== north ==
Design MODULE_STATIC_PROCESS, start of the top module:
module MODULE_STATIC_PROCESS (
    input clk,
    input rst,
    input [3:0] state_info,
    input [11:0] read_from_aux,
    input [11:0] read_from_ram,
    output reg [11:0] write2aux,
    output reg [11:0] write2ram,
    output reg [9:0] write2aux_addr,
    output reg [9:0] read_from_aux_addr,
    output reg [18:0] write2ram_addr,
    output reg[18:0] read_from_ram_addr,
    output reg ena_write_ram,
    output done
);
clock: 25.0 ns
lec_check: 0
abc_area: 1
cap_margin: 20
cell_pad_in_sites_global_placement: 0
core_margin: 2
core_utilization: 67
cts_cluster_size: 56
gpl_timing_driven: 1
min_routing_layer: met1
place_density: 0.6
slew_margin: 20
run.sh (not shown) runs the stock make flow with config.mk's settings and CLKGATE_MAP_FILE=.
Complete run, failing final checks: north, reason setup timing.
Modified inputs, south compared to north
==> flow/config.mk <==
export PLATFORM = sky130hd
export DESIGN_NAME = MODULE_STATIC_PROCESS
export DESIGN_NICKNAME = MODULE_STATIC_PROCESS
export VERILOG_FILES = /design/flow/design.v
export SDC_FILE = /design/flow/constraint.sdc
export NUM_CORES = 4
export LEC_CHECK = 0
export CAP_MARGIN = 20
export CORE_MARGIN = 2
export CORE_UTILIZATION = 40
export PLACE_DENSITY = 0.6
export SLEW_MARGIN = 20
==> flow/constraint.sdc <==
create_clock -name core_clock -period 28.4 [get_ports {clk}]
set_input_delay 5.6800 -clock core_clock [delete_from_list [all_inputs] [get_ports {clk}]]
set_output_delay 5.6800 -clock core_clock [all_outputs]
set_load 0.01 [all_outputs]
Findings:
- south completed; timing, DRC and antenna clean
- Of south and north, it is south that has the lower overall fraction of global-route tracks in use.
- Non-clock buffer count in the final layout (higher): north
- Compared with north, south shows share of synthesized area spent on multiplexers higher by 2.0 points.
- The run showing the smaller final-stage net count is south.
Input changes introduced in east (baseline for comparison: south):
==> flow/constraint.sdc <==
create_clock -name core_clock -period 29.0 [get_ports {clk}]
set_input_delay 5.8000 -clock core_clock [delete_from_list [all_inputs] [get_ports {clk}]]
set_output_delay 5.8000 -clock core_clock [all_outputs]
set_load 0.01 [all_outputs]
Notes after the runs:
- Compared with south, east shows a wire length on met1 that is 680 um higher.
- east against south: count of non-CTS inverters in the layout shows no meaningful change; sequential share of layout area shows an increase of 0.20 points.
- Uppermost layer routed: met4 -> east, met5 -> south
#### Input delta (west over east)
diff --git a/flow/config.mk b/flow/config.mk
--- a/flow/config.mk
+++ b/flow/config.mk
@@ -7,5 +7,8 @@
 export LEC_CHECK = 0
+export ABC_AREA = 1
 export CAP_MARGIN = 20
 export CORE_MARGIN = 2
-export CORE_UTILIZATION = 40
+export CORE_UTILIZATION = 66
+export CTS_CLUSTER_DIAMETER = 293
+export HOLD_SLACK_MARGIN = -0.09
 export PLACE_DENSITY = 0.6
==> flow/constraint.sdc <==
create_clock -name core_clock -period 23.5 [get_ports {clk}]
set_input_delay 4.7000 -clock core_clock [delete_from_list [all_inputs] [get_ports {clk}]]
set_output_delay 4.7000 -clock core_clock [all_outputs]
set_load 0.01 [all_outputs]
Notes after the runs:
Although west finished all stages, its layout failed final checks on setup timing. east has completed all stages; timing, DRC and antenna checks passed. west: routed metal-1 wire length 19% below east. west vs east, count of clock-buffer cells in the layout went down by 6. Compared with east, west shows slack of the critical path lower by 5.06 ns.

========
## run 1
Starting RTL as in the previous note.
==> flow/config.mk <==
export PLATFORM = sky130hd
export DESIGN_NAME = MODULE_STATIC_PROCESS
export DESIGN_NICKNAME = MODULE_STATIC_PROCESS
export VERILOG_FILES = /design/flow/design.v
export SDC_FILE = /design/flow/constraint.sdc
export NUM_CORES = 4
export LEC_CHECK = 0
export ABC_AREA = 0
export CAP_MARGIN = 20
export CELL_PAD_IN_SITES_GLOBAL_PLACEMENT = 3
export CORE_ASPECT_RATIO = 1.09
export CORE_MARGIN = 2
export CORE_UTILIZATION = 30
export GPL_ROUTABILITY_DRIVEN = 0
export MAX_ROUTING_LAYER = met4
export SETUP_SLACK_MARGIN = 5.0
export SLEW_MARGIN = 5
export TNS_END_PERCENT = 30
==> flow/constraint.sdc <==
create_clock -name core_clock -period 23.9 [get_ports {clk}]
set_input_delay 4.7800 -clock core_clock [delete_from_list [all_inputs] [get_ports {clk}]]
set_output_delay 4.7800 -clock core_clock [all_outputs]
set_load 0.01 [all_outputs]
In run 1 the implementation ran to completion but is not tape-out ready, as the final checks report negative setup slack.
Changes in run 2 relative to run 1:
- clearing TNS_END_PERCENT, which used to be 30
- swapping 30 for 71 in CORE_UTILIZATION
- clearing GPL_ROUTABILITY_DRIVEN, which used to be 0
- clearing ABC_AREA, which used to be 0
- swapping 5 for 20 in SLEW_MARGIN
- clearing CELL_PAD_IN_SITES_GLOBAL_PLACEMENT, which used to be 3
- clearing CORE_ASPECT_RATIO, which used to be 1.09
- swapping 23.9 for 27.9 in the clock period (ns, I/O delays scaled along)
==> comparison <==
Each of run 1 and run 2 falls short of a clean finish. Run 1: complete, dirty (negative setup slack). Taking run 1 as the reference, in run 2 global-route met2 utilization up 33 points; cell area down about 8%; core utilization up 44 points. Wire: run 2 routes less than run 1. Run 1 -> run 2: height of the die decreased by more than a quarter.
### run 2 -> run 3
- PLACE_DENSITY: unset -> 0.6
- SETUP_SLACK_MARGIN: 5.0 -> unset
- CORE_UTILIZATION: 71 -> 65
- CTS_CLUSTER_DIAMETER: unset -> 238
- the clock period (ns, I/O delays scaled along): 27.9 -> 24.7
Results
- Nothing crashed in run 3 and all stages finished; the problem is that the final layout failed, the offending checks being negative setup slack.
- Core utilization ended up 3.0 points lower on run 3 than on run 2.
- Post-CTS setup repair buffer count up 20 in run 3 wrt run 2
- Summary of run 3 over run 2: final cell count without fillers grew by 295; number of nets at the end of the flow grew by 239; total length of routed met2 wires grew by 0.72%; critical path depth grew by 3.
diff inputs: run 3 => run 4
- CORE_UTILIZATION: 65 -> 13
- MAX_ROUTING_LAYER: met4 -> unset
- CTS_CLUSTER_DIAMETER: 238 -> unset
- the clock period (ns, I/O delays scaled along): 24.7 -> 41.1
==> results <==
- Per the comparison of run 4 with run 3, total of fill cells in the finished design went up 28,200, critical path depth shows a reduction of 7.
- Run 4 reports its highest-delay cell along the critical path as clkdlybuf4s50_1 while run 3 reports fa_1.
- Looking at setup slack, run 4 sits 7.18 ns higher than run 3 does.
- Run 4 has completed all stages; timing, DRC and antenna checks passed.
- Run 3: complete, dirty (negative setup slack)
Edits applied to the flow inputs when going from run 4 to run 5:
- putting ABC_AREA at 1 where nothing was set
- swapping 13 for 72 in CORE_UTILIZATION
--- outcome ---
Comparing run 5 and run 4, the higher buffering overhead is on run 4. Re share of synthesized cell area in and, or, nand and nor gates: run 4 was lower than run 5. Between run 5 and run 4, it is run 5 whose vertical die dimension is lower, by 310 um. Relative to run 4, number of gates on the worst path with buffers counted has increased by about 20% in run 5. Run 5: total wire length after detailed routing is about 15% lower than what run 4 reported. Run 5: x dimension of the die is 310 um lower than what run 4 reported.
